--- flow/run.sh ---
#!/bin/bash
# the make line also repeats each setting of config.mk as NAME=value (left out here)
make -C /OpenROAD-flow-scripts/flow DESIGN_CONFIG=/design/flow/config.mk WORK_HOME=/design/flow/orfs CLKGATE_MAP_FILE= finish
--- flow/config.mk ---
export PLATFORM = sky130hd
export DESIGN_NAME = calc_didactic
export DESIGN_NICKNAME = calc_didactic
export VERILOG_FILES = /design/flow/design.v
export SDC_FILE = /design/flow/constraint.sdc
export NUM_CORES = 4
export LEC_CHECK = 0
export ABC_AREA = 1
export CAP_MARGIN = 20
export CORE_MARGIN = 2
export CORE_UTILIZATION = 72
export CTS_CLUSTER_DIAMETER = 49
export CTS_CLUSTER_SIZE = 36
export PLACE_DENSITY = 0.84
export SETUP_SLACK_MARGIN = -0.33
export SLEW_MARGIN = 20
export TNS_END_PERCENT = 5
--- flow/constraint.sdc ---
create_clock -name core_clock -period 5.39 [get_ports {clk}]
set_input_delay 1.0780 -clock core_clock [delete_from_list [all_inputs] [get_ports {clk}]]
set_output_delay 1.0780 -clock core_clock [all_outputs]
set_load 0.01 [all_outputs]
--- flow/design.v ---
`timescale 1ns / 1ps
module alu(
        oe,
        opcode,
        in1,
        in2,
        carry,
        out,
        flags
    );
parameter width = 16;
parameter flags_width = 5;
input                       oe;
input [3:0]                 opcode;
input [width-1 : 0]         in1;
input [width-1 : 0]         in2;
input                       carry;
output[width-1 : 0]         out;
output[flags_width-1 : 0]   flags;   
reg [width-1 : 0]           result;
reg                         p, s, z, o, c;
always @(*) begin
    case(opcode)
        0: begin
            {c, result} = in1 + in2 + carry;
            o = (in1[width-1] == in2[width-1]) && (in1[width-1] != result[width-1]);
        end
        1: begin
            {c, result} = in1 - in2 - carry;
            o = (in1[width-1] != in2[width-1]) && (in1[width-1] != result[width-1]);
        end
        2: begin
            {c, result} = in2 - in1 - carry;
            o = (in2[width-1] != in1[width-1]) && (in2[width-1] != result[width-1]);
        end
        4: begin
            result = in1 & in2;
            c = 0;
            o = 0;
        end
        5: begin
            result = in1 | in2;
            c = 0;
            o = 0;
        end
        6: begin
            result = in1 ^ in2;
            c = 0;
            o = 0;
        end
        3: begin
            result = ~(in1 | in2);
            c = 0;
            o = 0;
        end
        7: begin
            result = (in1 << 1) | (in2 << 1);
            c = in1[width-1] | in2[width - 1];
            o = result[width-1] != c;
        end
        8: begin
            result = (in1 >> 1) | (in2 >> 1);
            c = in1[0] | in2[0];
            o = in1[width-1] | in2[width-1];
        end
        9: begin
            result = {in1[width-1], in1[width-1:1]} | {in2[width-1], in2[width-1:1]};
            c = in1[0] | in2[0];
            o = 0;
        end
        default: begin
            result = 0;
            c = 0;
            o = 0;
        end
    endcase
    z = result == 0;
    s = result[width-1];
    p = ~^result;
end
assign out = oe ? result : 0;
assign flags = {p, s, z, o, c};
endmodule
`timescale 1ns / 1ps
module bus(
        alu_in,
        ram_in,
        ram_out,
        io_in,
        io_out,
        regs_in,
        regs_out,
        cp_in,
        cp_out,
        ind_in,
        ind_out,
        am_out,
        aie_out,
        t1_out,
        t2_out,
        offset_in,
        ri_out,
        disp_out
    );
parameter width = 16;
input [width-1 : 0] alu_in;
input [width-1 : 0] ram_in;
input [width-1 : 0] io_in;
input [width-1 : 0] regs_in;
input [width-1 : 0] cp_in;
input [width-1 : 0] ind_in;
input [width-1 : 0] offset_in;
output[width-1 : 0] am_out;
output[width-1 : 0] aie_out;
output[width-1 : 0] t1_out;
output[width-1 : 0] t2_out;
output[width-1 : 0] ri_out;
output[width-1 : 0] ram_out;
output[width-1 : 0] io_out;
output[width-1 : 0] regs_out;
output[width-1 : 0] cp_out;
output[width-1 : 0] ind_out;
output[width-1 : 0] disp_out;
wire [width-1 : 0]  bus;
assign bus = alu_in | ram_in | io_in | regs_in | cp_in | ind_in | offset_in;
assign am_out = bus;
assign aie_out = bus;
assign ram_out = bus;
assign io_out = bus;
assign regs_out = bus;
assign cp_out = bus;
assign ind_out = bus;
assign t1_out = bus;
assign t2_out = bus;
assign ri_out = bus;
assign disp_out = bus;
endmodule
`timescale 1ns / 1ps
module register(
        clk,
        rst,
        oe,
        we,
        in,
        out,
        disp_out
    );
parameter width = 16;
input               clk;
input               rst;
input               oe;
input               we;
input [width-1 : 0] in;
output[width-1 : 0] out;
output[width-1 : 0] disp_out;
reg [width-1 : 0]   data;
always @(posedge clk) begin
    if(rst)
        data <= 0;
    else if(we)
        data <= in;
end
assign out = oe ? data : 0;
assign disp_out = data;
endmodule
`timescale 1ns / 1ps
module registers(
        clk,
        oe,
        we,
        addr,
        in,
        out,
        disp_addr,
        disp_out
    );
parameter width = 16;
parameter depth = 8;
parameter addr_width = 3;
input clk;
input oe;
input we;
input [addr_width-1 : 0]    addr;
input [width-1 : 0]         in;
output[width-1 : 0]         out;
input [addr_width-1 : 0]    disp_addr;
output[width-1 : 0]         disp_out;
reg [width-1 : 0]           regs[depth-1 : 0];
always @(posedge clk) begin
    if(we)
        regs[addr] <= in;
end
assign out = oe ? regs[addr] : 0;
assign disp_out = regs[disp_addr];
endmodule
`timescale 1ns / 1ps
module uc(
        clk,
        rst,
        ri,
        ind,
        regs_addr,
        regs_oe,
        regs_we,
        alu_oe,
        alu_carry,
        alu_opcode,
        ram_oe,
        ram_we,
        io_oe,
        io_we,
        cp_oe,
        cp_we,
        ind_sel,
        ind_oe,
        ind_we,
        am_oe,
        am_we,
        aie_oe,
        aie_we,
        t1_oe,
        t1_we,
        t2_oe,
        t2_we,
        ri_oe,
        ri_we,
        disp_state
    );
parameter word_width =          16;
parameter state_width =         16;
input                           clk;
input                           rst;
input [word_width-1 : 0]        ri;
input [word_width-1 : 0]        ind;
output reg                      alu_oe;
output reg                      alu_carry;
output reg[3 : 0]               alu_opcode;
output reg                      ram_oe;
output reg                      ram_we;
output reg                      io_oe;
output reg                      io_we;
output reg[2 : 0]               regs_addr;
output reg                      regs_oe;
output reg                      regs_we;
output reg                      cp_oe;
output reg                      cp_we;
output reg                      ind_sel;         
output reg                      ind_oe;
output reg                      ind_we;
output reg                      am_oe;
output reg                      am_we;
output reg                      aie_oe;
output reg                      aie_we;
output reg                      t1_oe;
output reg                      t1_we;
output reg                      t2_oe;
output reg                      t2_we;
output reg                      ri_oe;           
output reg                      ri_we;
output[state_width-1 : 0]       disp_state;
wire [0:6]                      cop;
wire                            d;
wire [0:1]                      mod;
wire [0:2]                      rg;
wire [0:2]                      rm;
wire [0:3]							  jump_val;
assign jump_val = {ri[4], ri[5], ri[6], ri[7]};
assign cop  = {ri[0], ri[1], ri[2], ri[3], ri[4], ri[5], ri[6]};
assign d    = {ri[7]};
assign mod  = {ri[8], ri[9]};
assign rg   = {ri[10], ri[11], ri[12]};
assign rm   = {ri[13], ri[14], ri[15]};
reg [state_width-1 : 0] state, state_next;
reg [state_width-1 : 0] decoded_src, decoded_src_next;       
reg [state_width-1 : 0] decoded_dst, decoded_dst_next;       
reg [state_width-1 : 0] decoded_exec, decoded_exec_next;     
reg [state_width-1 : 0] decoded_store, decoded_store_next;   
reg decoded_d, decoded_d_next;                               
always @(posedge clk) begin
    state <= 'h00;
    if(!rst) begin
        state <= state_next;
        if(state == 'h20) begin
            decoded_src <= decoded_src_next;
            decoded_dst <= decoded_dst_next;
            decoded_exec <= decoded_exec_next;
            decoded_store <= decoded_store_next;
            decoded_d <= decoded_d_next;
        end
    end
end
always @(*) begin
    state_next = 'h00;
    decoded_src_next = 'h00;
    decoded_dst_next = 'h00;
    decoded_exec_next = 'h00;
    decoded_store_next = 'h00;
    decoded_d_next = 0;
    alu_oe = 0;
    alu_carry = 0;
    alu_opcode = 0;
    ram_oe = 0;
    ram_we = 0;
    io_oe = 0;
    io_we = 0;
    regs_addr = 0;
    regs_oe = 0;
    regs_we = 0;
    cp_oe = 0;
    cp_we = 0;
    ind_sel = 0;
    ind_oe = 0;
    ind_we = 0;
    am_oe = 0;
    am_we = 0;
    aie_oe = 0;
    aie_we = 0;
    t1_oe = 0;
    t1_we = 0;
    t2_oe = 0;
    t2_we = 0;
    ri_oe = 0;
    ri_we = 0;
    case(state)
        'h00: begin
            state_next = 'h10;
        end
        'h10: begin
            cp_oe = 1;
            am_we = 1;
            state_next = 'h10 + 1;
        end
        'h10 + 'd1: begin
            am_oe = 1;
            state_next = 'h10 + 2;
        end
        'h10 + 'd2: begin
            ram_oe = 1;
            ri_we = 1;
            state_next = 'h20;
        end
        'h20: begin
				if(cop[1] == 0)begin		 
					if(cop[3] == 0) begin	 
						if(cop[0] == 0) begin	 
							if(cop[2] == 0) begin	 
								if(cop[5] == 1)begin				 
									decoded_d_next      = d;
									decoded_dst_next    = (mod == 2'b11) || (d == 1) ? 'h50 : 'h54;
									decoded_exec_next   = 'h60;
									decoded_src_next    = (cop[0:6] == 7'b0000011 && mod != 2'b11) ? 'h130 : ((mod == 2'b11) || (d == 1) ? 'h50 : 'h54);
									decoded_store_next  = (mod == 2'b11) || (d == 1) ? 'h70 : 'h74;
								end
								else begin							 
									decoded_d_next      = d;
									decoded_dst_next    = (mod == 2'b11) || (d == 1) ? 'h50 : 'h54;
									decoded_exec_next   = 'h60;
									decoded_src_next    = (cop[4:6]== 3'b101 && mod != 2'b11) ? 'h60 : ((mod == 2'b11) || (d == 0) ? 'h40 : 'h44);
									decoded_store_next  =  cop[4:6]== 3'b101 ? 'h10 : ((mod == 2'b11) || (d == 1) ? 'h70 : 'h74);
								end
							end
							if(cop[2] == 1) begin	 
								if(cop[5] == 1)begin				 
									decoded_d_next      = d;
									decoded_dst_next    = (mod == 2'b11) || (d == 1) ? 'h50 : 'h54;
									decoded_exec_next   = 'h60;
									decoded_src_next    = 'h110;
									decoded_store_next  = (mod == 2'b11) || (d == 1) ? 'h70 : 'h74;
								end
								else begin							 
									decoded_d_next      = d;
									decoded_dst_next    = (mod == 2'b11) || (d == 1) ? 'h50 : 'h54;
									decoded_exec_next   = 'h60;
									decoded_src_next    = 'h110;
									decoded_store_next  =  cop[4:6]== 3'b101 ? 'h10 : ((mod == 2'b11) || (d == 1) ? 'h70 : 'h74);
								end
							end
						end
						if(cop[0] == 1) begin	 
									decoded_d_next      = d;
									decoded_dst_next    = (mod == 2'b11) || (d == 1) ? 'h50 : 'h54;
									decoded_exec_next   = 'h60;
									decoded_src_next    = (cop[0:6] == 7'b1000011 && mod != 2'b11) ? 'h160 : ((mod == 2'b11) || (d == 1) ? 'h50 : 'h54);
									decoded_store_next  = 'h80;
						end
					end
					if(cop[3] == 1) begin	 
						if(cop[0] == 0) begin	 
							if(cop[2] == 0) begin	 
								 decoded_d_next      = 0;
								 decoded_dst_next    = mod == 2'b11 ? 'h50 : 'h54;
								 decoded_src_next    = mod == 2'b11 ? 'h40 : 'h44;
								 decoded_exec_next   = 'h60;
								 decoded_store_next  = mod == 2'b11 ? 'h70 : 'h74; 
							end
						end
						if(cop[0] == 1) begin	 
							if(cop[2] == 0) begin	 
								decoded_src_next	  = 'h60;
							end
						end
					end
				end
				if(cop[1] == 1)begin		 
					if(cop[3] == 0) begin	 
						if(cop[0] == 0) begin	 
							if(cop[2] == 0) begin	 
								decoded_d_next      = d;
								decoded_dst_next    = (mod == 2'b11) || (d == 1) ? 'h50 : 'h54;
								decoded_src_next    = (mod == 2'b11) || (d == 0) ? 'h40 : 'h44;
								decoded_exec_next   = 'h64;
								decoded_store_next  = 'h80 ; 
							end
							if(cop[2] == 1) begin	 
								decoded_d_next      = d;
								decoded_dst_next    = (mod == 2'b11) || (d == 1) ? 'h50 : 'h54; 
								decoded_src_next    = 'h110;
								decoded_exec_next   = 'h64;
								decoded_store_next  = 'h80 ;
							end
						end
					end
					if(cop[3] == 1) begin	 
						if(cop[0] == 0) begin	 
							if(cop[2] == 0) begin	 
								decoded_d_next      = d;
								decoded_dst_next    = (mod == 2'b11) || (d == 1) ? 'h50 : 'h54;	 
								decoded_src_next    = (mod == 2'b11) || (d == 0) ? 'h40 : 'h44;
								decoded_exec_next   = 'h64;
								decoded_store_next  = (mod == 2'b11) || (d == 1) ? 'h70 : 'h74;	 
							end
							if(cop[2] == 1) begin	 
								decoded_d_next      = d;
								decoded_dst_next    = (mod == 2'b11) || (d == 1) ? 'h50 : 'h54; 
								decoded_src_next    = 'h110;
								decoded_exec_next   = 'h64;
								decoded_store_next  = (mod == 2'b11) || (d == 1) ? 'h70 : 'h74;
							end
						end
					end
				end			
					case(mod)
						 2'b00: begin
							  state_next = rm[0] ? 'h34 : 'h30;
						 end
						 2'b11: begin
							  state_next = decoded_src_next;
						 end
						 2'b10: begin
							  state_next = 'h90;
						 end
					endcase
        end
		  'h150:begin
				regs_addr = 3;
				regs_oe = 1;
				t2_we = 1;
				state_next = 'h150 + 1;
		  end
		  'h150 + 'd1:begin
				t1_oe = 0;
				t2_oe = 1;
				alu_opcode = 2;
				alu_carry = 1;
				alu_oe = 1;
				regs_addr = 3;
				regs_we = 1;
				t2_we = 1;
				am_we = 1;
				state_next = 'h150 + 2;
		  end
		  'h150 +'d2:begin
				am_oe = 1;
				ind_oe = 1;
				ram_we = 1;
				state_next = 'h120 + 3;
		  end
		  'h120:begin
				regs_addr = 3;
				regs_oe = 1;
				t2_we = 1;
				state_next = 'h120 + 1;
		  end
		  'h120 + 'd1:begin
				t1_oe = 0;
				t2_oe = 1;
				alu_opcode = 2;
				alu_carry = 1;
				alu_oe = 1;
				regs_addr = 3;
				regs_we = 1;
				t2_we = 1;
				am_we = 1;
				state_next = 'h120 + 2;
		  end
		  'h120 +'d2:begin
				am_oe = 1;
				t1_oe = 1;
				t2_oe = 0;
				alu_opcode = 5;
				alu_oe = 1;
				ram_we = 1;
				state_next = 'h120 + 3;
		  end
		  'h120+'d3:begin
				state_next = 'h80;
		  end
		  'h160:begin
				regs_addr = 3;
				regs_oe = 1;
				am_we = 1;
				t2_we = 1;
				state_next = 'h160 +1;
			end	
		  'h160 + 'd1:begin
				t2_oe = 1;
				alu_opcode = 0;
				alu_carry = 1;
				alu_oe = 1;
				regs_addr = 3;
				regs_we = 1;
				am_oe = 1;
				state_next = 'h160+2;
			end
		  'h160+ 'd2:begin
				ram_oe = 1;
				ind_we = 1;
				state_next = decoded_store;
			end
		  'h130:begin
				regs_addr = 3;
				regs_oe = 1;
				am_we = 1;
				t2_we = 1;
				state_next = 'h130 +1;
			end
			'h130 + 'd1:begin
				t1_oe = 0;
				t2_oe = 1;
				alu_opcode = 0;
				alu_carry = 1;
				alu_oe = 1;
				regs_addr = 3;
				regs_we = 1;
				am_oe = 1;
				state_next = 'h130+2;
			end
			'h130+ 'd2:begin
				ram_oe = 1;
				t2_we = 1;
				if(mod == 2'b11)
					state_next = 'h130+4;
				else
					state_next = 'h130+3;
			end
			'h130+ 'd3:begin
				t1_oe = 1;
				t2_oe = 0;
				alu_opcode = 5;
				alu_oe = 1;
				am_we = 1;
				state_next = 'h130+4;
			end
			'h130+ 'd4:begin
				t1_oe = 0;
				t2_oe = 1;
				alu_opcode = 5;
				alu_oe = 1;
				t1_we = 1;
				state_next = decoded_store;
			end
		  'h90: begin
				cp_oe = 1;
				t1_we = 1;
				state_next = 'h90 + 1;
		  end
		  'h90 + 'd1: begin
				t1_oe = 1;
            t2_oe = 0;
            alu_carry = 1;
            alu_opcode = 0;
				alu_oe = 1;
				cp_we = 1;
				state_next = rm[0] ? 'h34 : 'h30;
		  end
		  'h34: begin
            regs_addr = rm;
            regs_oe = 1;
            if(decoded_d)
                t2_we = 1;
            else
                t1_we = 1;
            if(mod == 2'b10)
					state_next = 'h100;
				else
					if(cop[2] == 1)
						state_next = 'h110;
					else
						state_next = decoded_src;
        end
		  'h30: begin
            regs_addr = rm[1] ? 7 : 6;
            regs_oe = 1;
            t1_we = 1;
            state_next = 'h30 + 1;
        end
        'h30 + 'd1: begin
            regs_addr = rm[2] ? 5 : 4;
            regs_oe = 1;
            t2_we = 1;
            state_next = 'h30 + 2;
        end
        'h30 + 'd2: begin
            t1_oe = 1;
            t2_oe = 1;
            alu_carry = 0;
            alu_opcode = 0;
            alu_oe = 1;
            if(decoded_d)
                t2_we = 1;
            else
                t1_we = 1;
				if(mod == 2'b10)
					state_next = 'h100;
				else
					if(cop[2] == 1)
						state_next = 'h110;
					else
						state_next = decoded_src;
        end
		  'h100: begin
				cp_oe = 1;
            am_we = 1;
				state_next = 'h100 + 1;
		  end
		  'h100 + 'd1: begin
				am_oe = 1;
				state_next = 'h100 + 2;
		  end
		  'h100 + 'd2: begin
				ram_oe = 1;
				if(decoded_d)
                t1_we = 1;
            else
                t2_we = 1;
				state_next = 'h100 + 3;
		  end
		  'h100 + 'd3: begin
				t1_oe = 1;
            t2_oe = 1;
            alu_carry = 0;
            alu_opcode = 0;
            alu_oe = 1;
            if(decoded_d)
                t2_we = 1;
            else
                t1_we = 1;
				if(cop[2] == 1)
					state_next = 'h110;
				else	
					state_next = decoded_src;
		  end
		  'h110: begin
				cp_oe = 1;
				t2_we = 1;
				state_next = 'h110 + 1;
		  end
		  'h110 + 'd1: begin
				t1_oe = 0;
				t2_oe = 1;
				alu_carry = 1;
            alu_opcode = 0;
				alu_oe = 1;
				cp_we = 1;
				state_next = 'h110 + 2;
		  end
		  'h110 + 'd2: begin
				cp_oe = 1;
				am_we = 1;
				state_next = 'h110 + 3;
		  end
		  'h110 + 'd3: begin
				am_oe = 1;
				state_next = 'h110 + 4;
		  end
		  'h110 + 'd4: begin
				ram_oe = 1;
				if(decoded_d)
                t1_we = 1;
            else
                t2_we = 1;
				state_next = decoded_dst;
		  end
        'h40: begin
            regs_addr = decoded_d ? rm : rg;
            regs_oe = 1;
            t2_we = 1;
            state_next = decoded_dst;
        end
        'h44: begin
            t1_oe = 0;
            t2_oe = 1;
            alu_opcode = 5;
            alu_oe = 1;
            am_we = 1;
            state_next = 'h44 + 1;
        end
        'h44 + 'd1: begin
            am_oe = 1;
            state_next = 'h44 + 2;
        end
        'h44 + 'd2: begin
            ram_oe = 1;
            t2_we = 1;
            state_next = decoded_dst;
        end
        'h50: begin
            regs_addr = decoded_d ? rg : rm;
            regs_oe = 1;
            t1_we = 1;
				if(cop[0:6] == 2)
					state_next = 'h120;
				else	if(cop[0:6] == 3)
					state_next = 'h130;
				else	if(cop[0:6] == 7'b1000010)
					state_next = 'h150;
				else	if(cop[0:6] == 7'b1000011)
					state_next = 'h160;
				else
					state_next = decoded_exec;
        end
        'h54: begin
            t1_oe = 1;
            t2_oe = 0;
            alu_opcode = 5;
            alu_oe = 1;
            am_we = 1;
            state_next = 'h54 + 1;
        end
        'h54 + 'd1: begin
            am_oe = 1;
            state_next = 'h54 + 2;
        end
        'h54 + 'd2: begin
            ram_oe = 1;
            t1_we = 1;
				if(cop[0:6] == 2)
					state_next = 'h120;
				else	if(cop[0:6] == 3)
					state_next = 'h130;
				else	if(cop[0:6] == 7'b1000010)
					state_next = 'h150;
				else	if(cop[0:6] == 7'b1000011)
					state_next = 'h160;
				else
					state_next = decoded_exec;
        end
        'h60: begin
					if(cop[0] == 0) begin  
						if(cop[3] == 1) begin
							t1_oe = 1;
							case(cop[4:6])
								 3'b000: begin                                
									  alu_carry = 1;
									  alu_opcode = 0;
								 end
								 3'b001: begin                                
									  alu_carry = 1;
									  alu_opcode = 1;
								 end
								 3'b010: begin                                
									  alu_carry = 0;
									  alu_opcode = 2;
								 end
								 3'b011: begin                                
									  alu_opcode = 3;
								 end
								 3'b100: alu_opcode = 7;                   
								 3'b101: alu_opcode = 8;                   
								 3'b110: alu_opcode = 9;                   
							endcase
							ind_sel = 1;
							ind_we = 1;
						end
						else begin
							case(cop[4:6])
								3'b000: begin												 
									t2_oe = 1;
									alu_opcode = 5;
								end
								3'b101:begin												 
									t1_oe = 1;
									alu_opcode = 5;
									cp_we = 1;
								end
							endcase
						end
						alu_oe = 1;
						t1_we = 1;
						state_next = decoded_store;
					end
					else begin 
						case(jump_val)
							4'b0000: begin									 
								if( (ind[4] | ind[2]) == 1 )
									state_next = 'h140;
								else state_next = 'h80;
							end
							4'b0001: begin									 
								if( ind[3] == 1 )
									state_next = 'h140;
								else state_next = 'h80;
							end
							4'b0010: begin									 
								if( ((ind[1]^ind[3]) | ind[2]) == 1 )
									state_next = 'h140;
								else state_next = 'h80;
							end
							4'b0011: begin									 
								if( (ind[1]^ind[3]) == 1 )
									state_next = 'h140;
								else state_next = 'h80;
							end
							4'b0100: begin									 
								if( ind[2] == 1 )
									state_next = 'h140;
								else state_next = 'h80;
							end
							4'b0101: begin									 
								if( ind[1] == 1 )
									state_next = 'h140;
								else state_next = 'h80;
							end
							4'b0110: begin									 
								if( ind[3] == 1 )
									state_next = 'h140;
								else state_next = 'h80;
							end
							4'b0111: begin									 
								if( ind[4] == 1 )
									state_next = 'h140;
								else state_next = 'h80;
							end
							4'b1000: begin									 
								if( (ind[4] | ind[2] ) == 0 )
									state_next = 'h140;
								else state_next = 'h80;
							end
							4'b1001: begin									 
								if( ind[0] == 0 )
									state_next = 'h140;
								else state_next = 'h80;
							end
							4'b1010: begin									 
								if( ((ind[1]^ind[3]) | ind[2]) == 0 )
									state_next = 'h140;
								else state_next = 'h80;
							end
							4'b1011: begin									 
								if( (ind[1]^ind[3]) == 0 )
									state_next = 'h140;
								else state_next = 'h80;
							end
							4'b1100: begin									 
								if( ind[2] == 0 )
									state_next = 'h140;
								else state_next = 'h80;
							end
							4'b1101: begin									 
								if( ind[1] == 0 )
									state_next = 'h140;
								else state_next = 'h80;
							end
							4'b1110: begin									 
								if( ind[3] == 0 )
									state_next = 'h140;
								else state_next = 'h80;
							end
							4'b1111: begin									 
								if( ind[4] == 0 )
									state_next = 'h140;
								else state_next = 'h80;
							end
						endcase
					end
        end
        'h64: begin
            t1_oe = 1;
            t2_oe = 1;
            case(cop[4:6])
                3'b000: begin                                
                    alu_carry = 0;
                    alu_opcode = 0;
                end
                3'b001: begin                                
                    alu_carry = ind[0];
                    alu_opcode = 0;
                end
                3'b010: begin                                
                    alu_carry = 0;
                    alu_opcode = 1;
                end
                3'b011: begin                                
                    alu_carry = ind[0];
                    alu_opcode = 1;
                end
                3'b100: alu_opcode = 4;                   
                3'b101: alu_opcode = 5;                    
                3'b110: alu_opcode = 6;                   
            endcase
            alu_oe = 1;
            t1_we = 1;
            ind_sel = 1;
            ind_we = 1;
            state_next = decoded_store;
        end
		  'h140:begin
				cp_oe = 1;
				t1_we = 1;
				state_next = 'h140 + 1;
		  end
		  'h140 + 'd1:begin
				ri_oe = 1;
				t2_we = 1;
				state_next = 'h140 + 2;
		  end
		  'h140 + 'd2:begin
				t1_oe = 1;
				t2_oe = 1;
				alu_opcode = 0;
				alu_carry = 0;
				alu_oe = 1;
				cp_we = 1;
				state_next = 'h10;
		  end
        'h70: begin
            t1_oe = 1;
            t2_oe = 0;
            alu_opcode = 5;
            alu_oe = 1;
            regs_addr = decoded_d ? rg : rm;
            regs_we = 1;
            state_next = 'h80;
        end
        'h74: begin
            t1_oe = 1;
            t2_oe = 0;
            alu_opcode = 5;
            alu_oe = 1;
            am_oe = 1;
            ram_we = 1;
            state_next = 'h74 + 1;
        end
        'h74 + 'd1: begin
            state_next = 'h80;
        end
        'h80: begin
            cp_oe = 1;
            t1_we = 1;
            state_next = 'h80 + 1;
        end
        'h80 + 'd1: begin
            t1_oe = 1;
            cp_we = 1;
            alu_oe = 1;
            alu_carry = 1;
            alu_opcode = 0;
            state_next = 'h10;
        end
        default: ;
    endcase
end
assign disp_state = state;
endmodule
`timescale 1ns / 1ps
module calc_didactic(
        clk,
        rst,
        mem_addr,
        mem_we,
        mem_wdata,
        mem_rdata
    );
parameter addr_width = 10;
parameter word_width = 16;
input                       clk;
input                       rst;
output[addr_width-1 : 0]    mem_addr;
output                      mem_we;
output[word_width-1 : 0]    mem_wdata;
input [word_width-1 : 0]    mem_rdata;
wire[word_width-1 : 0]      disp_cp, disp_ind, disp_am, disp_aie, disp_t1, disp_t2, disp_ri, disp_mag;
wire[word_width-1 : 0]      disp_state, disp_reg_data;
wire[word_width-1 : 0]      io_in;
wire                        io_oe, io_we;
wire                        cp_oe;
wire                        cp_we;
wire[word_width-1 : 0]      cp_in;
wire[word_width-1 : 0]      cp_out;
register #(word_width) cp(clk, rst, cp_oe, cp_we, cp_in, cp_out, disp_cp);
wire                        ind_oe;
wire                        ind_we;
wire[word_width-1 : 0]      ind_in;
wire[word_width-1 : 0]      ind_out;
register #(word_width) ind(clk, rst, ind_oe, ind_we, ind_in, ind_out, disp_ind);
wire                        am_oe;
wire                        am_we;
wire[word_width-1 : 0]      am_in;
wire[word_width-1 : 0]      am_out;
register #(word_width) am(clk, rst, am_oe, am_we, am_in, am_out, disp_am);
wire                        aie_oe;
wire                        aie_we;
wire[word_width-1 : 0]      aie_in;
wire[word_width-1 : 0]      aie_out;
register #(word_width) aie(clk, rst, aie_oe, aie_we, aie_in, aie_out, disp_aie);
wire                        t1_oe;
wire                        t1_we;
wire[word_width-1 : 0]      t1_in;
wire[word_width-1 : 0]      t1_out;
register #(word_width) t1(clk, rst, t1_oe, t1_we, t1_in, t1_out, disp_t1);
wire                        t2_oe;
wire                        t2_we;
wire[word_width-1 : 0]      t2_in;
wire[word_width-1 : 0]      t2_out;
register #(word_width) t2(clk, rst, t2_oe, t2_we, t2_in, t2_out, disp_t2);
wire                        ri_oe;
wire                        ri_we;
wire[word_width-1 : 0]      ri_in;
wire[word_width-1 : 0]      ri_out;
register #(word_width) ri(clk, rst, ri_oe, ri_we, ri_in, ri_out, disp_ri);
wire                        alu_oe;
wire[3 : 0]                 alu_opcode;
wire                        alu_carry;
wire[word_width-1 : 0]      alu_out;
wire[4 : 0]                 alu_flags;
alu #(word_width, 5) alu(alu_oe, alu_opcode, t1_out, t2_out, alu_carry, alu_out, alu_flags);
wire                        ram_oe;
wire                        ram_we;
wire[word_width-1 : 0]      ram_in;
wire[word_width-1 : 0]      ram_out;
assign mem_addr = am_out[addr_width-1 : 0];
assign mem_we = ram_we;
assign mem_wdata = ram_in;
assign ram_out = ram_oe ? mem_rdata : 0;
wire                        regs_oe;
wire                        regs_we;
wire[2 : 0]                 regs_addr;
wire[word_width-1 : 0]      regs_in;
wire[word_width-1 : 0]      regs_out;
registers #(word_width) regs(clk, regs_oe, regs_we, regs_addr, regs_in, regs_out, 3'b000, disp_reg_data);
wire                        ind_sel;
wire[word_width-1 : 0]      ind_mag;
assign ind_in = ind_sel ? alu_flags : ind_mag;
wire[word_width-1 : 0]      offset_out;
assign offset_out = {{8{ri_out[8]}}, ri_out[8], ri_out[9], ri_out[10], ri_out[11], ri_out[12], ri_out[13], ri_out[14], ri_out[15]};
bus #(word_width) mag(alu_out, ram_out, ram_in, {word_width{1'b0}}, io_in, regs_out, regs_in, cp_out, cp_in, ind_out, ind_mag, am_in, aie_in, t1_in, t2_in, offset_out, ri_in, disp_mag);
uc #(word_width) uc(clk, rst, disp_ri, disp_ind, regs_addr, regs_oe, regs_we, alu_oe, alu_carry, alu_opcode, ram_oe, ram_we, io_oe, io_we, cp_oe, cp_we, ind_sel, ind_oe, ind_we, am_oe, am_we, aie_oe, aie_we, t1_oe, t1_we, t2_oe, t2_we, ri_oe, ri_we, disp_state);
endmodule
==> results of run 1 <==
[cell type report]
class | count | area (um2)
inverters | 352 | 1330
repair buffers | 187 | 1520
multi-input cells | 1587 | 9050
well taps | 285 | 357
diodes | 4 | 10.0
clock inverters | 15 | 204
fillers | 1394 | 3310
flip-flops and latches | 239 | 6210
clock buffers | 29 | 651
[metal layers]
layer | vias to the layer above | track usage | wire length, um
met5 | - | 0 | 44
met4 | 2 | 0.252 | 4540
met3 | 455 | 0.153 | 8410
met2 | 1430 | 0.742 | 25100
met1 | 7977 | 0.554 | 19400
li1 | 7727 | - | -
[metrics by stage]
stage | hold WS [ns] | setup slack (ns)
after floorplan | 0.444 | 0.559
after global placement | 0.452 | -0.0322
after detailed placement | 0.457 | -0.144
after CTS | 0.468 | -0.443
after global routing | 0.500 | -0.646
final | 0.470 | -0.496
[timing repair]
| item | in CTS | in global routing |
|---|---|---|
| setup endpoints to repair | 11 | 14 |
| setup buffers | 4 | 6 |
| pin swaps | 4 | 20 |
| gates resized | 40 | 78 |
==> run summary, run 1 <==
Physical design

The synth_stat.txt file lists the number of cells as 2243. The worst slew slack as a fraction of its limit stands at 0.308. In this run the number of H-tree levels came out at 1. Per the synthesis report, the number of distinct cell types is 68.

On the worst setup and hold paths after CTS, the clock-pin slew comes to 0.07 ns. The layout-stage area growth over the synthesis result stands at 16.3%. The flop-to-flop setup slack stands at around 0.18 ns. The y dimension of the die stands at 156 um. STA shows the worst min-delay path finishing at ind.data[10]. The synthesized design spends more area on one cell type than any other, namely edfxtp_1. In the power breakdown, the biggest contributor is registers. The timing report attributes the biggest portion of critical-path delay to simple AND/OR/NAND/NOR gates. The buffer depth of the longest clock path stands at 3. The fraction of the yosys area taken by sequential cells stands at 0.373.

The endpoint identified for the worst register-to-register timing path is ind.data[4]. The net count reported at finish stands at 2511. The stat command in Yosys gives a chip area of 16600 um2. The highest clock rate this design can be run at is 170 MHz.

Yosys reported that registers with async set or reset make up 0. The power dissipated by switching net loads stands at approximately 980 uW. The via count of the first global-routing pass is 16700. On the critical path, the stage with the largest delay is an instance of dfxtp_4.

The first-pass iteration count of the detailed router stands at 16. The share of synthesized area in the top cell type comes to 0.255. The global-route congestion overflow total stands at 0. The reasons given for failing layout checks are negative setup slack.

Along the worst path, the maximum fanout reaches 8. Data on the critical path is required at its endpoint by 4.31 ns. The wire length of the first global-routing pass stands at 87200 um. The width of the die stands at 156 um. The end-of-flow core utilization stands at 0.854.

The logic depth of the worst register-to-register path stands at 35. The portion of synthesized area spent on multiplexers is 0. The worst setup path is captured at an output pin. The placement summary gives the final routability congestion estimate as 1.23.

The placement-stage cell area stands at 18100 um2. The maximum number of pins on one net before global-route repair stands at 41. Of the total synthesized cell area, the portion taken by XOR and XNOR cells is 0.00948. In the post-synthesis netlist, the biggest area contributors are edfxtp_1, dfxtp_1, nand2_1. Per the timing report, the most critical flop-to-flop path originates at uc.state[2]. The number of DRC markers after the initial detailed-route iteration stands at approximately 3000. In the synthesized netlist, the dominant kind of combinational cell is simple AND/OR/NAND/NOR gates. The number of buffers inserted by port buffering stands at 44. The most critical setup path has its endpoint at mem_wdata[9]. The tally of yosys warning messages stands at 4.

The post-route antenna net violation count stands at 0. Clock tree synthesis inserted a total of 24 buffers. The core region is roughly 23000 um2.

The number of gates on the worst path with buffers counted stands at 25. For this design the top-level I/O count stands at approximately 45. Cell internal power was estimated by the tool at 2.98 mW.

The critical path contains buffers and inverters numbering 6 combined. The initial antenna violation count stands at 3. The total standard cell area after synthesis stands at between 15000 and 20000 um2. For the worst setup path, the data arrival time is between 4 and 5 ns. In this run, the synthesized area fraction spent on adder and majority cells is recorded as 0.0795. Per the run summary, max-cap violations total 0. The critical path is of the reg2out type.

The chip occupies 24300 um2. For this run, the slowest stage of the critical path takes 0.38 ns. TritonCTS built the clock tree. At the pin with the least slew margin, the transition time is approximately 1.0 ns. The end-of-flow timing check tallies setup violations at 14. As reported, the later end of the worst-skew pair has a clock insertion delay of 0.53 ns. Leaving out filler cells and counting taps, the final layout contains roughly 2700. The average cell area after synthesis stands at 7.41 um2.

Total power for the finished layout comes to 3.96 mW. The final timing report lists a max-slew violation count of 0. Post-route period utilization is reported as 1.09. After detailed placement, the design holds a cell count of 2641.

The tree is rooted in a clkbuf_16. The count of flip-flops with a built-in enable after synthesis stands at 141. The routed layout reports a DRC error count of 0. The leakage power stands at 9.37 nW. Counting endpoints that fail hold in the final report gives 0. The ratio of total power to cell area stands at 205 nW/um2. The final instance area stands at roughly 19000 um2.

The critical path in the final layout is reported with a setup slack of -0.496 ns. The number of instances in the synthesized netlist stands at approximately 2200. The combinational power share stands at 0.059.

STA reports the tightest min-delay check as being of type reg2reg. The number of buffers added to fix hold violations after cts stands at 0. The fraction of power spent switching nets stands at 0.248. Setup repair after global routing could not meet its margin everywhere. The count of state elements after synthesis stands at ~240. nand2_1 is the most common cell in the netlist. Per the synthesis report, the AND-OR/OR-AND share of the synthesized area is 0.160. The basic-gate share of the synthesized area counting and, or, nand and nor cells stands at 0.276. The initial core utilization stands at 0.734. The run finished, with violations left. Per STA, the library cell used most along the worst path is nand2_2.

The routed layout has 17600 vias. Per the synth stats, the flop cell with the highest instance count is edfxtp_1. Clock tree synthesis found a total of 239 sinks. The average detailed-routed wire length per instance stands at 21.3 um. The total detailed-routing wirelength stands at around 57000 um. The global routing usage summed across all routing layers stands at 0.463. Once detailed placement completed, the half-perimeter wirelength came to 41300 um. The share of total power dissipated in the clock network is 0.447. The commonest cells after synthesis are nand2_1, inv_1, nor2_1, edfxtp_1, nand3_1. The cell row count stands at 55. The sequential share of power stands at 0.494. Using the TritonRoute via totals, the vias-per-cell ratio works out to 6.52. Per STA, the startpoint of the critical path is uc.state[2]. The worst setup skew after layout stands at 0.0278 ns. The highest ir drop seen on vdd stands at roughly 0.00025 V.

STA lists the startpoint of the worst hold path as ind.data[10]. STA classifies the critical path startpoint as a flop. The power drawn by the sequential cells stands at 1.96 mW. When the netlist entered floorplanning its net count stood at roughly 2400. The number of warnings in the stage logs stands at 74. Power attributed to the clock group is 1.77 mW. The final critical delay including setup and external delays stands at 5.89 ns. The combinational cell power stands at 235 uW.

The worst hold path passes through 2 cells. In the final timing run, aggregate negative setup slack is -4.54 ns.
==> run 2: changes to the inputs <==
ABC_AREA = unset   (was 1)
CORE_UTILIZATION = 66   (was 72)
CTS_CLUSTER_DIAMETER = 48   (was 49)
CTS_CLUSTER_SIZE = unset   (was 36)
MAX_ROUTING_LAYER = met4   (was unset)
PLACE_DENSITY = 0.6   (was 0.84)
SETUP_SLACK_MARGIN = unset   (was -0.33)
SLEW_MARGIN = 10   (was 20)
TNS_END_PERCENT = unset   (was 5)
clock period = 6.54 ns   (was 5.39 ns; I/O delays follow)
==> run 2 against run 1 <==
Against the previous run:
- the layout still fails its checks (negative setup slack)
- area after synthesis fell by 0.87%
- register-to-register slack improved by 0.67 ns
- global-route usage fell by 0.53 points
- first-iteration DRC count fell by 4.3%
- wire length rose by 10%
- clock power fell by 16%
- non-clock buffer count rose by 101
- highest routed layer is now met4
==> run summary, run 2 <==
Physical design

The run finished, with violations left. The run did not pass the layout checks because of negative setup slack. The placer congestion estimate stands at 1.05. The number of DRC markers after the initial detailed-route iteration stands at 2871.

STA shows the worst reg2reg path with a cell count of 25. The largest individual stage delay along the critical path comes from the cell or4_4. The setup check on the worst reg-to-reg path leaves a slack of 0.85 ns. Per Yosys stat, the portion of area used by sequential elements is 0.376. The via count of the first global-routing pass is 16100.

The timing report attributes the biggest portion of critical-path delay to buffers and inverters. The number of gates on the worst path with buffers counted stands at 22. Looking at the group totals, the largest power group turns out to be registers.

In this build the clock could be raised as far as 151 MHz. The worst setup path is of the reg2out kind. STA shows the worst min-delay path finishing at ind.data[13]. The wire length of the first global-routing pass stands at roughly 91000 um. The worst setup path is captured at an output pin. The y dimension of the die stands at 162 um. Setup violations remaining at the end of the flow were counted as 2. At the floorplan stage, the core utilization is reported as 0.676. The share of cell area taken by muxes after synthesis stands at 0.0331. The placed wire-length estimate after detailed placement stands at 41800 um. The initial antenna violation count stands at 1. The via count normalized by instance count stands at 7.26. The switching portion of total power comes to 0.278. Summed over all combinational cells, the power is 520 uW. According to the floorplan report, the total die area is 26200 um2. The maximum fanout along the worst path stands at 6. The count of state elements after synthesis stands at around 240. The startpoint identified for the worst register-to-register timing path is uc.state[1].

In this run, the synthesized area fraction spent on and/or/nand/nor cells is recorded as 0.205. The global routing usage summed across all routing layers stands at 0.458. The total detailed-routing wirelength stands at 63500 um. In this run the clock root is driven by a clkbuf_16. The number of buffers added to fix hold violations after cts stands at 0. Dividing the final minimum period by the clock period gives 1.01.

The number of instances in the synthesized netlist stands at ~1800. The final number of max-transition violations stands at 0. The average detailed-routed wire length per instance stands at 26.7 um. For this design the top-level I/O count stands at 45. The flow reports power dissipated in sequential cells as 1.63 mW. Setup repair after global routing could not meet its margin everywhere.

Entering global routing, the biggest net connects 57 pins. The first detailed-routing pass ran for 12 iterations. The number of warnings in the stage logs stands at 76. The ratio of total power to cell area stands at 180 nW/um2. Per the run report, area growth between synthesis and finish was 22.7%. The synthesis report lists the most area-consuming cells as edfxtp_1, dfxtp_1, ha_1. The combinational power share stands at 0.143. The total standard cell area after synthesis stands at 16500 um2. For the worst reg-to-reg path, the endpoint reported by OpenROAD is ind.data[4]. The post-layout instance count excluding filler cells stands at around 2400. Per STA, the highest per-stage delay on the worst path measures 0.44 ns. The average cell area after synthesis stands at between 8 and 9 um2.

Listed in order, past its start point the critical path passes buf_4, or4_4, nor4_4, a211o_1, or2_4, buf_4, clkbuf_16, nand2_2, ha_4, inv_1, ha_1, buf_4, a21oi_2, nor3b_4, a21oi_2, a21oi_2, mux2i_1, a221oi_2, buf_4, o21ba_2, inv_1, dlygate4sd2_1. The placeable core region stands at approximately 24000 um2. Hold-check failures listed in the final report amount to 0.

Once routing completed, OpenROAD measured the worst setup slack at -0.0771 ns. Per the GRT congestion report, total overflow comes to 0. The total placed cells including tap cells stands at 2297. The end-of-flow core utilization stands at 0.829. In this run the worst setup path begins at uc.state[4]. The cell row count stands at 57. The worst setup path is launched from a flop. The floorplan net count stands at 1953. The post-route antenna net violation count stands at 0. The timing report shows the most common cell along the critical path to be buf_4. The largest total area in the synthesized netlist belongs to edfxtp_1. The horizontal die dimension reported for this design is 162 um. The xor/xnor cell area share of the yosys netlist stands at 0.0238. Looking at the cell usage after synthesis, the top flip-flop cell is edfxtp_1.

TritonCTS built the clock tree. Per the placement log, port buffering inserted 44 buffers. The share of total power dissipated in sequential elements is 0.449. The tally of yosys warning messages stands at 4. The clock group power stands at 1.49 mW. The count of unresolved DRC violations after routing stands at 0.

The proportion of power drawn by the clock network stands at 0.408. With fillers left out, the area of the finished cells amounts to about 20000 um2. The maximum level of the CTS H-tree stands at 1. Per the synthesis report, the adder-cell share of the synthesized area is 0.0802.

The number of cells on the worst hold path stands at 2. Looking at hold timing, the worst path starts from ind.data[13]. The count of flip-flops with a built-in enable after synthesis stands at ~140.

The internal power stands at 2.63 mW. The count of vias placed by the detailed router stands at approximately 17000. Yosys shows that the main logic family after synthesis is AND-OR/OR-AND gates.

At the later pin of the worst-skew pair, clock insertion delay measures 0.59 ns. Of all flip-flops after synthesis, the portion carrying an async set or reset was 0. After layout, the setup clock skew is reported as between 0.06 and 0.07 ns. By count the netlist is led by nand2_1, nor2_1, edfxtp_1, inv_1. The number of cell instances after yosys synthesis stands at between 1500 and 2000. The tightest min-delay check is of the reg2reg type. Detailed placement reports a standard cell area of ~18000 um2. The area of the synthesized netlist per yosys stat stands at ~16000 um2. The area share of the largest cell type after synthesis stands at 0.257. The filler cells instantiated in the layout total 1349. The power dissipated by switching net loads stands at ~1 mW.

The longest clock path from root to sink contains 3 buffers. Looking at the gate-level netlist, the highest instance count belongs to nand2_1. The number of distinct library cell variants in the gate-level netlist after synthesis stands at 115. The data arrival time at the worst-slack endpoint stands at 5.31 ns. The critical path ends at mem_wdata[9]. For this run, the post-layout net count is 2150. The leakage power stands at 7.86 nW. The clock net in this run drives a total of ~240 sinks. On the reported timing paths, the clock transition at the registers reads approximately 0.060 ns. The max-slew check reports its worst relative slack as 0.229. The highest ir drop seen on vdd stands at 0.000284 V. In this run the maximum-capacitance check reported violations numbering 0. The buffer and inverter count on the worst path stands at 8. For the finished layout, the period the worst path requires is 6.62 ns. The slew of the pin with the lowest slew margin stands at approximately 1.1 ns. The required time at the worst-slack endpoint stands at 5.23 ns.

The cell-mix breakdown from Yosys lists the compound-gate area share as 0.225. The TritonCTS buffer count stands at 28.
==> run 2: final cells by class <==
class,count,area [um2],share of cell area
timing repair buffer,288,2340,0.116
multi-input combinational,1368,9980,0.493
inverter,105,395,0.0196
clock inverter,16,135,0.00668
antenna,1,2.50,0.000124
sequential,239,6220,0.308
tap,324,405,0.0200
clock buffer,35,741,0.0366
==> run 2: through the flow <==
| step | setup WS [ns] | setup TNS (ns) | hold slack, ns | power [mW] |
|---|---|---|---|---|
| finish | -0.0771 | -0.0918 | 0.480 | 3.64 |
| detailed placement | -0.155 | -0.191 | 0.451 | 2.14 |
| floorplan | 0.238 | 0 | 0.425 | 1.95 |
| CTS | -0.194 | -0.249 | 0.478 | 3.57 |
| global route | -0.170 | -0.805 | 0.498 | 3.71 |
| global placement | -0.00624 | -0.00624 | 0.436 | 2.13 |
==> run 2: repair_timing <==
action                     in CTS  in global routing
pin swaps                      14                 27
buffers inserted                5                 16
setup endpoints to repair      13                 14
gates resized                  70                 84
cloned                          1                  1
==> run 2: metal layers <==
metal  routed length [um]  part of all wire  global-route usage  up-vias
met3                 8650              0.14              0.0922      510
met2                27700              0.44               0.708     1639
met1                21800              0.34               0.574     7887
met5                    0                 0                   -        -
li1                     -                 -                   -     7206
met4                 5310             0.084               0.233        0
==> run 3: changes to the inputs <==
CORE_UTILIZATION = 70   (was 66)
CTS_CLUSTER_DIAMETER = unset   (was 48)
CTS_CLUSTER_SIZE = 37   (was unset)
MAX_ROUTING_LAYER = unset   (was met4)
PLACE_DENSITY = unset   (was 0.6)
SETUP_SLACK_MARGIN = 1.26   (was unset)
SLEW_MARGIN = 20   (was 10)
clock period = 6.74 ns   (was 6.54 ns; I/O delays follow)
==> run 3 against run 2 <==
Against the previous run:
- the layout still fails its checks (negative setup slack)
- critical path type unchanged
- critical path depth decreased by 3
- synthesized cell count stayed put
- core utilization up 6.5 points
- critical endpoint is now mem_wdata[15]
- cell area grew 2.8%
- global-route usage is 7.6 points higher
==> run summary, run 3 <==
Physical design

For this design the total switching power over the nets is 1.04 mW. The startpoint identified for the worst register-to-register timing path is uc.state[7]. The placement-stage cell area stands at 18100 um2.

The post-route worst hold slack stands at 0.490 ns. The combinational cell power stands at roughly 610 uW. CTS built an H-tree with a depth of 1. Looking at the clock tree report, the maximum root-to-sink buffer count equals 3. The synthesized instance count is 1833. According to the I/O placement log, the pin count is 45. Of the total synthesized cell area, the portion taken by AND-OR and OR-AND cells is 0.225. The global routing stage identified its most utilized layer as met2. The cell sitting at the root of the clock tree is a clkbuf_16. The layout report lists the multi-input gate area as 10700 um2. Of the post-synthesis cell area, the part taken by muxes is 0.0331. The logic depth of the worst register-to-register path stands at 28. The fmax stands at 144 MHz. Per the synth stats, the proportion of register bits with asynchronous set or reset is 0. TritonCTS built the clock tree. Summing every instance area after synthesis gives 16500 um2. The launch point of the critical path was reported as uc.state[7]. Fill cells in the final layout number 999. The area of the synthesized netlist per yosys stat stands at 16500 um2. The setup slack after placement stands at -0.0748 ns.

The registers of the reported paths see a clock transition of 0.07 ns. Setup repair after global routing could not meet its margin everywhere. The leakage power stands at 7.83 nW.

The required time at the worst endpoint is listed as between 5 and 6 ns. The post-synthesis share of cell area spent on full adders, half adders and majority gates stands at 0.0802. The timing report shows that the slowest cell on the worst path is a221oi_4. The met3 usage in global routing stands at 0.199.

The global routing usage summed across all routing layers stands at 0.534. The final worst setup slack stands at -0.213 ns. The critical path in this run is classified as reg2out. The timing report lists the critical path depth as 19 cells. According to the timing report, the critical path is captured at mem_wdata[15]. The share of synthesized area in the top cell type comes to 0.257. The sequential share of power stands at 0.443.

In this run, synthesis produced a sequential element count of 239. The final critical delay including setup and external delays stands at 6.95 ns. Per the synthesis report, the dominant area consumer among library cells is edfxtp_1.

In this run the layout check failures are negative setup slack. The first global-routing pass estimated 100000 um of wire. The cell sequence reported for the critical path is buf_4, or4b_4, o22ai_4, a221oi_4, nand3_4, and2_4, ha_4, clkinvlp_4, buf_6, ha_4, nand3_2, a31o_4, a211oi_4, buf_6, o221ai_4, xnor2_2, a211oi_4, o21bai_4, dlygate4sd2_1. The peak per-stage delay on the critical path stands at 0.48 ns.

Synthesis produced a netlist with a net count of slightly below 2000. Looking at the critical path, the highest net fanout was 10. In this run the tools logged warnings totalling 78. In the hold report, the worst path ends at ind.data[12]. Per the slew report, the remaining headroom to the max-slew limit stands at 0.325.

Per the layout area report, the register area comes to roughly 6200 um2. Counting instances, the worst hold path has a depth of 2. The average detailed-routed wire length per instance stands at 31.7 um.

The cell row count stands at about 56. The count of vias placed by the detailed router stands at 18800. Of the total power, the clock network draws 0.387. According to the floorplan report, the total die area is around 25000 um2. The total placed cells including tap cells stands at 2193. After the flow finishes, the layout carries non-filler instances totaling 2347.

The initial antenna violation count stands at 2. Hold repair after CTS inserted 0 buffers. The highest ir drop seen on vdd stands at between 0.0003 and 0.0004 V. STA lists the endpoint of the worst register-to-register path as ind.data[4]. The first routing iteration left 4716 violations. Ranked by total cell area, the synthesized netlist is headed by edfxtp_1, dfxtp_1, ha_1.

The total negative setup slack stands at -0.827 ns. The number of buffers inserted by port buffering stands at 44. For the pin with the worst max-slew slack, the measured transition is 1.01 ns. The met2 capacity usage during global routing stands at 0.796. Dividing the final minimum period by the clock period gives 1.03. Routability-driven placement finished with a final weighted congestion of 1.08.

Per the synth stats, the flop cell with the highest instance count is edfxtp_1. The number of distinct library cell variants in the gate-level netlist after synthesis stands at around 120. The run finished, with violations left. The first-pass iteration count of the detailed router stands at 15. The flow reported a cell area power density of 173 nW/um2. The clock sink total stands at ~240. The arrival time of data at the worst endpoint is listed as between 5 and 6 ns. Per the final timing report, the hold violations number 0. The post-route antenna net violation count stands at 0. STA classifies the critical path endpoint as an output pin. The number of cell instances after yosys synthesis stands at 1833. The basic-gate share of the synthesized area counting and, or, nand and nor cells stands at 0.205.

In this run the standard cell core region covers 23300 um2. For flop-to-flop paths, the worst setup slack is approximately 0.57 ns. In this run, power in the clock network comes to 1.39 mW. Ranked by power, first place goes to registers. The synthesis stats list as the most numerous cell nand2_1.

The tally of yosys warning messages stands at 4. The initial core utilization stands at 0.708. The via count of the first global-routing pass stands at 17100. Counting the buffers created by CTS gives 24.

The xor/xnor cell area share of the yosys netlist stands at 0.0238. The global-route congestion overflow total stands at 0. The routed layout reports a DRC error count of 0. The y dimension of the die stands at 157 um. The net count reported at finish stands at about 2100. For this run, the register share of the synthesized area comes to 0.376. In this design, the largest share of critical-path delay is due to AND-OR/OR-AND gates. The via count normalized by instance count stands at between 8 and 9. Per the final report, max-transition violations number 0. As reported, the later end of the worst-skew pair has a clock insertion delay of 0.56 ns. The count of flip-flops with a built-in enable after synthesis stands at 141. The combinational power share stands at 0.170. Per the run summary, max-cap violations total 0. The width of the die stands at 157 um. The buffer and inverter count on the worst path stands at 5.

STA classifies the critical path startpoint as a flop. Switching power as a fraction of the total was reported as 0.290. For reference, the top cells by count after synthesis are nand2_1, nor2_1, edfxtp_1, inv_1. In the global route stage, met1 resource usage came out at 0.638. Summed over all sequential cells, the power is 1.59 mW. The placed wire-length estimate after detailed placement stands at between 30000 and 40000 um. STA lists the startpoint of the worst hold path as ind.data[12]. The path class of the tightest hold or removal check is reg2reg.

Wires add up to 74500 um. The maximum number of pins on one net before global-route repair stands at 81. From synthesis to final layout, the design area changed by 26.2%.

Of the combinational cells, the family taking the most area is AND-OR/OR-AND gates. The finished cells cover about 21000 um2. In the final report, the number of endpoints failing setup comes to 8. The final timing report lists clock skew as 0.0178 ns. The average cell area after synthesis stands at 8.99 um2. The internal power stands at 2.55 mW.
## run 3: area by class of cell
class                           count  share of cell area
Inverter                          105              0.0212
Timing Repair Buffer              269               0.110
Sequential cell                   239               0.299
Clock buffer                       30              0.0315
Antenna cell                        2            0.000241
Multi-Input combinational cell   1369               0.513
Clock inverter                     14             0.00590
Tap cell                          319              0.0192
## run 3: timing repair
item | CTS | global route
setup buffers | 65 | 40
gates cloned | 3 | 0
setup endpoints to repair | 18 | 18
gates resized | 200 | 93
pin swaps | 69 | 59
## run 3: metal layers
layer	wire length, um	part of all wire
met1	22800	0.31
met2	30100	0.40
met3	12900	0.17
met4	8480	0.11
met5	149	0.0020
## run 3: per-stage QoR
stage | power, mW | util
after global placement | 2.06 | 0.776
after floorplan | 1.91 | -
final | 3.59 | 0.894
after global routing | 3.62 | 0.894
after detailed placement | 2.07 | 0.776
after CTS | 3.43 | 0.864
==> run 4: changes to the inputs <==
ABC_AREA = 1   (was unset)
CAP_MARGIN = 30   (was 20)
CELL_PAD_IN_SITES_DETAIL_PLACEMENT = 1   (was unset)
CORE_ASPECT_RATIO = 1.57   (was unset)
CORE_MARGIN = 5   (was 2)
CORE_UTILIZATION = 43   (was 70)
CTS_CLUSTER_DIAMETER = 395   (was unset)
CTS_CLUSTER_SIZE = unset   (was 37)
GPL_TIMING_DRIVEN = 0   (was unset)
MAX_ROUTING_LAYER = met5   (was unset)
MIN_ROUTING_LAYER = met2   (was unset)
PLACE_DENSITY = 0.65   (was unset)
SETUP_SLACK_MARGIN = 0.89   (was 1.26)
SLEW_MARGIN = 10   (was 20)
TNS_END_PERCENT = 90   (was unset)
clock period = 8.06 ns   (was 6.74 ns; I/O delays follow)
==> run 4 against run 3 <==
Against the previous run:
- the run now finishes clean
- largest cell class unchanged
- non-clock buffer count is 132 lower
- setup slack better by 1.0 ns
- synthesized cell count rose by 22%
- sequential power shrank 18%
- core utilization down 39 points
==> run summary, run 4 <==
Physical design

The flow ran to the end and the layout has no timing, DRC or antenna violations. The routed design has between 70000 and 80000 um of wire. The average detailed-routed wire length per instance stands at ~26 um. Setup repair after global routing could not meet its margin everywhere. The placer congestion estimate stands at about 1.1. The number of warnings in the stage logs stands at 74. In the CTS report, the clock slew at the register clock pins of the worst setup and hold paths is listed as 0.07 ns.

In the log, the iteration count for the first detailed-route pass is 14. By area the synthesized netlist is led by edfxtp_1, dfxtp_1, nand2_1. According to the timing report, the critical path is captured at mem_wdata[2]. Post-route period utilization is reported as 0.900.

The synthesized netlist occupies a cell area of 16600 um2. The final report lists a non-filler cell total of 2865. The tally of yosys warning messages stands at 4. The maximum level of the CTS H-tree stands at 1. Per the synthesis report, the AND-OR/OR-AND share of the synthesized area is 0.160. The highest ir drop seen on vdd stands at 0.000155 V. The total count of hold-check failures in the final report stands at 0.

According to the I/O placement log, the pin count is roughly 45. Among cell families on the critical path, the largest total delay comes from simple AND/OR/NAND/NOR gates. Per the post-run analysis, buffers plus inverters along the critical path come to 5. Power spread over the standard cell area amounts to approximately 140 nW/um2.

The width of the die stands at 167 um. Looking at the cell usage after synthesis, the top flip-flop cell is edfxtp_1. The largest share of the power goes to registers. Detailed-route iteration 0 reported a violation count of 7083. The insertion delay to the later sink of the worst-skew pair stands at 0.56 ns. The final layout contains 2459 nets. The count of vias placed by the detailed router stands at 23100. The total negative setup slack stands at 0 ns.

The flow reports power dissipated in sequential cells as 1.31 mW. For reference, the most critical setup path is categorized as reg2out. Per the synthesis report, the number of distinct cell types is 68. The timing report shows the most common cell along the critical path to be nand2_1. From the final report, the count of setup violators was given as 0. For this run, asynchronously set or reset flops after synthesis account for 0. The global-route congestion overflow total stands at 0. The worst slew slack as a fraction of its limit stands at 0.316. The worst register-to-register path ends at ind.data[4]. The data arrival time at the worst-slack endpoint stands at 5.64 ns. The layout report lists the multi-input gate area as 9140 um2. Per the OpenROAD floorplan log, the height of the die is 256 um. The number of buffers inserted by port buffering stands at 44. The proportion of power drawn by the clock network stands at 0.436. The region available for standard cell placement spans 38400 um2.

The worst register-to-register path has a depth of 34. Of the total power, combinational logic draws 0.064. The internal portion of the total power is 1.96 mW. Looking at the reg2reg group, the worst path starts from uc.state[1]. For the combinational group, total power comes out at between 150 and 200 uW. The setup check on the worst reg-to-reg path leaves a slack of between 2 and 2.5 ns. Overall routing resource usage recorded by global route was 0.481. In this run the layout overhead on the synthesized area is reported as 15.3%.

For this design the total switching power over the nets is 654 uW. The cell-mix breakdown from Yosys lists the XOR/XNOR area share as 0.00948. The wire length of the first global-routing pass stands at 107000 um.

The final number of max-transition violations stands at 0. For this design the static power due to leakage is 9.09 nW. Among the non-sequential cells, simple AND/OR/NAND/NOR gates take the most area. The average cell area after synthesis stands at 7.41 um2. The total placed cells including tap cells stands at 2801.

The post-synthesis share of cell area spent on full adders, half adders and majority gates stands at 0.0795. The floorplan step records an initial core utilization of 0.433. TritonCTS built the clock tree.

The via count of the first global-routing pass stands at 25000. Looking at the clock tree report, the root buffer type is clkbuf_16. The placed wire-length estimate after detailed placement stands at 54600 um. The sequential share of power stands at 0.500. OpenSTA lists the critical path startpoint as uc.state[1]. Per the TritonCTS log, the buffer count is 22.

Of the total power, the share spent switching nets is 0.250. The clock group power stands at 1.14 mW. Among all stages on the critical path, the largest delay is contributed by clkdlybuf4s50_1. The cell row count stands at roughly 90. The maximum number of pins on one net before global-route repair stands at 17.

Per the synthesis report, the simple-gate share of the synthesized area is 0.276. The clock drives roughly 240 sinks. The number of instances in the synthesized netlist stands at 2243.

The synthesized netlist was found by Yosys to have 2243 cells. The worst setup path is launched from a flop. Counting instances in the post-synthesis netlist gives the leading cell types as nand2_1, inv_1, nor2_1, edfxtp_1, nand3_1. Per Yosys stat, the portion of area used by sequential elements is 0.373. In this run the deepest clock path goes through 3 buffers. Sorting the synthesis cell report by count puts at the top nand2_1. For hold timing, the worst endpoint is ind.data[15].

In the final run the clock tree shows a worst skew of approximately 0.012 ns. The number of cells on the worst hold path stands at 2. Per the post-route antenna check, the number of violating nets is 0. The peak per-stage delay on the critical path stands at 0.65 ns. The tool flagged a number of max-cap violations equal to 0. Traced cell by cell, the critical path runs through inv_1, nor2_4, nand2_1, nor2_4, nor2_1, nand2_1, nor2_2, nand2_4, clkbuf_8, nand2_1, inv_1, fa_1, inv_1, fa_1, or2_2, a21oi_1, nor2_1, nand4_1, nand2_2, nand2_1, clkdlybuf4s50_1. After synthesis, the share of cell area in mux cells is 0. Summed over all instances, the cell type with the most area after synthesis is edfxtp_1. The routed design shows a via density per instance of between 8 and 9. In this run the full chip footprint comes out at 42800 um2. The post-CTS hold buffer count recorded in the log is 0. The floorplan net count stands at 2363.

The count of unresolved DRC violations after routing stands at 0. The total area of sequential cells stands at 6210 um2. The area share of the largest cell type after synthesis stands at 0.255. The fmax stands at 138 MHz. STA lists the startpoint of the worst hold path as ind.data[15]. The worst setup path is captured at an output pin. Yosys reported a register bit count of 239. The count of flip-flops with a built-in enable after synthesis stands at 141. Fill cells in the final layout number 4803. The STA report counts the stages on the worst setup path as 21. The area of the synthesized netlist per yosys stat stands at 16600 um2. The initial antenna violation count stands at 0. The most critical min-delay path falls under reg2reg. The final critical delay including setup and external delays stands at between 7 and 8 ns. In this run the worst path has a maximum fanout of 10.

The required time at the worst endpoint is listed as 6.45 ns. Looking at the max-slew report, the worst-margin pin has a slew of 1.02 ns.
[run 4: metrics by stage]
stage / setup WS (ns) / power (mW) / hold WS [ns] / utilization / cell area [um2]
floorplan: 2.70 / 1.41 / 0.444 / - / 16600
global placement: 0.302 / 1.47 / 0.452 / 0.461 / 17700
detailed placement: 0.0134 / 1.48 / 0.460 / 0.464 / 17800
CTS: 0.861 / 2.57 / 0.470 / 0.488 / 18700
global route: 0.705 / 2.65 / 0.505 / 0.499 / 19200
finish: 0.809 / 2.62 / 0.479 / 0.499 / 19200
[run 4: what timing repair did]
item,4_1_cts,5_1_grt
setup endpoints to repair,16,15
resized,54,84
endpoints found under the hold margin,0,0
cloned,0,0
buffers inserted,3,16
pin swaps,2,16
[run 4: final cells by class]
cell class / count / share of cell area
Antenna cell: 4 / 0.000522
Buffer: 65 / 0.0208
Clock buffer: 26 / 0.0306
Clock inverter: 14 / 0.00823
Inverter: 352 / 0.0695
Multi-Input combinational cell: 1587 / 0.477
Sequential cell: 239 / 0.324
Tap cell: 506 / 0.0330
Timing Repair Buffer: 72 / 0.0365
[run 4: per-layer routing]
layer | vias to the layer above | part of all wire | global-route usage
li1 | 7560 | - | -
met1 | 7574 | 0 | -
met3 | 1335 | 0.34 | 0.528
met4 | 13 | 0.19 | 0.204
met2 | 6661 | 0.47 | 0.619
met5 | - | 0.0035 | 0.134
==> run 5: changes to the inputs <==
ABC_AREA = unset   (was 1)
CAP_MARGIN = 20   (was 30)
CELL_PAD_IN_SITES_DETAIL_PLACEMENT = unset   (was 1)
CORE_ASPECT_RATIO = unset   (was 1.57)
CORE_MARGIN = 2   (was 5)
CORE_UTILIZATION = 66   (was 43)
CTS_CLUSTER_DIAMETER = 165   (was 395)
GPL_TIMING_DRIVEN = unset   (was 0)
MAX_ROUTING_LAYER = met4   (was met5)
MIN_ROUTING_LAYER = unset   (was met2)
PLACE_DENSITY = 0.6   (was 0.65)
SETUP_SLACK_MARGIN = unset   (was 0.89)
SLEW_MARGIN = 40   (was 10)
TNS_END_PERCENT = unset   (was 90)
clock period = 5.95 ns   (was 8.06 ns; I/O delays follow)
==> run 5 against run 4 <==
Against the previous run:
- the flow now stops in global routing
- synthesized cell count down 18%
- die area is 39% lower
- area after synthesis fell by 0.87%
==> run summary, run 5 <==
Implementation progress

The basic-gate share of the synthesized area counting and, or, nand and nor cells stands at 0.205. The total standard cell area after synthesis stands at 16500 um2. The area share of the largest cell type after synthesis stands at 0.257. The post-synthesis share of cell area spent on full adders, half adders and majority gates stands at 0.0802.

The placer congestion estimate stands at 1.03. The global routing usage summed across all routing layers stands at 0.748. Of the post-synthesis cell area, the part taken by muxes is 0.0331. TritonCTS reports the number of clock sinks as approximately 240.

Yosys attributes the largest share of cell area to edfxtp_1, dfxtp_1, ha_1. The first error in the log reads "[ERROR GRT-0232] Routing congestion too high. Check the congestion heatmap in the GUI". The tree is rooted in a clkbuf_16. Per the CTS log, the maximum H-tree level is 1. The average cell area after synthesis stands at 8.99 um2. Prior to clock tree synthesis, the placed netlist has a worst setup slack of -0.571 ns. In this run, the synthesized area fraction spent on xor and xnor cells is recorded as 0.0238. At floorplan, the net count of the design was reported as 1953. The run stopped with a tool error. The commonest cells after synthesis are nand2_1, nor2_1, edfxtp_1, inv_1. The flow stopped in global routing. No sink is reached through more buffers than the 3 on the longest clock path. After legalization and detailed placement, the total HPWL measured between 40000 and 50000 um. The number of cell instances after yosys synthesis stands at between 1500 and 2000.

Sorting the synthesis cell report by count puts at the top nand2_1. The tally of yosys warning messages stands at 4. The TritonCTS buffer count stands at 23. The global-route congestion overflow total stands at 30. The cell-mix breakdown from Yosys lists the compound-gate area share as 0.225. For reference, the placement row count at floorplan is 57.

The number of distinct library cell variants in the gate-level netlist after synthesis stands at 115. For reference, the top logic cell family by area is AND-OR/OR-AND gates. The number of I/O pins stands at 45. The share of the Yosys chip area taken by registers is 0.376.

From bottom edge to top edge, the die measures 162 um. The synthesis report names the predominant flop master as edfxtp_1. After detailed placement, the design holds a cell count of 2392.

After floorplanning, the core was sized to cover about 24000 um2. The die covers 26200 um2. Looking at area per cell type in the netlist, the leader is edfxtp_1. Per the synth stats, the proportion of register bits with asynchronous set or reset is 0.

The floorplan step records an initial core utilization of 0.676. The post-synth count of flops with an enable pin is ~140. The count of state elements after synthesis stands at 239. Per the post-synthesis report, the number of cells in the design is about 1800. The synthesized netlist has a Yosys-reported chip area of 16500 um2. The width of the die stands at 162 um. The number of buffers added to fix hold violations after cts stands at 0. The number of buffers inserted by port buffering stands at 44.
==> run 5: per-layer routing <==
metal	GRT overflow	global-route usage
met3	2	0.560
met2	15	0.903
met4	13	0.706
met5	-	-
met1	0	0.755
==> run 5: metrics by stage <==
step	total power, mW	cell area [um2]	setup TNS (ns)	hold slack [ns]
2_1_floorplan	2.14	16500	0	0.425
3_5_place_dp	2.37	19200	-4.15	0.444
4_1_cts	3.78	21100	-0.474	0.473
3_3_place_gp	2.36	19200	-2.76	0.438
==> run 5: repair_timing <==
item,4_1_cts
setup endpoints to repair,16
gates resized,253
pin swaps,71
gates cloned,1
buffers inserted,43
Power figures rest on the tool's default switching activity, not on a simulated workload.
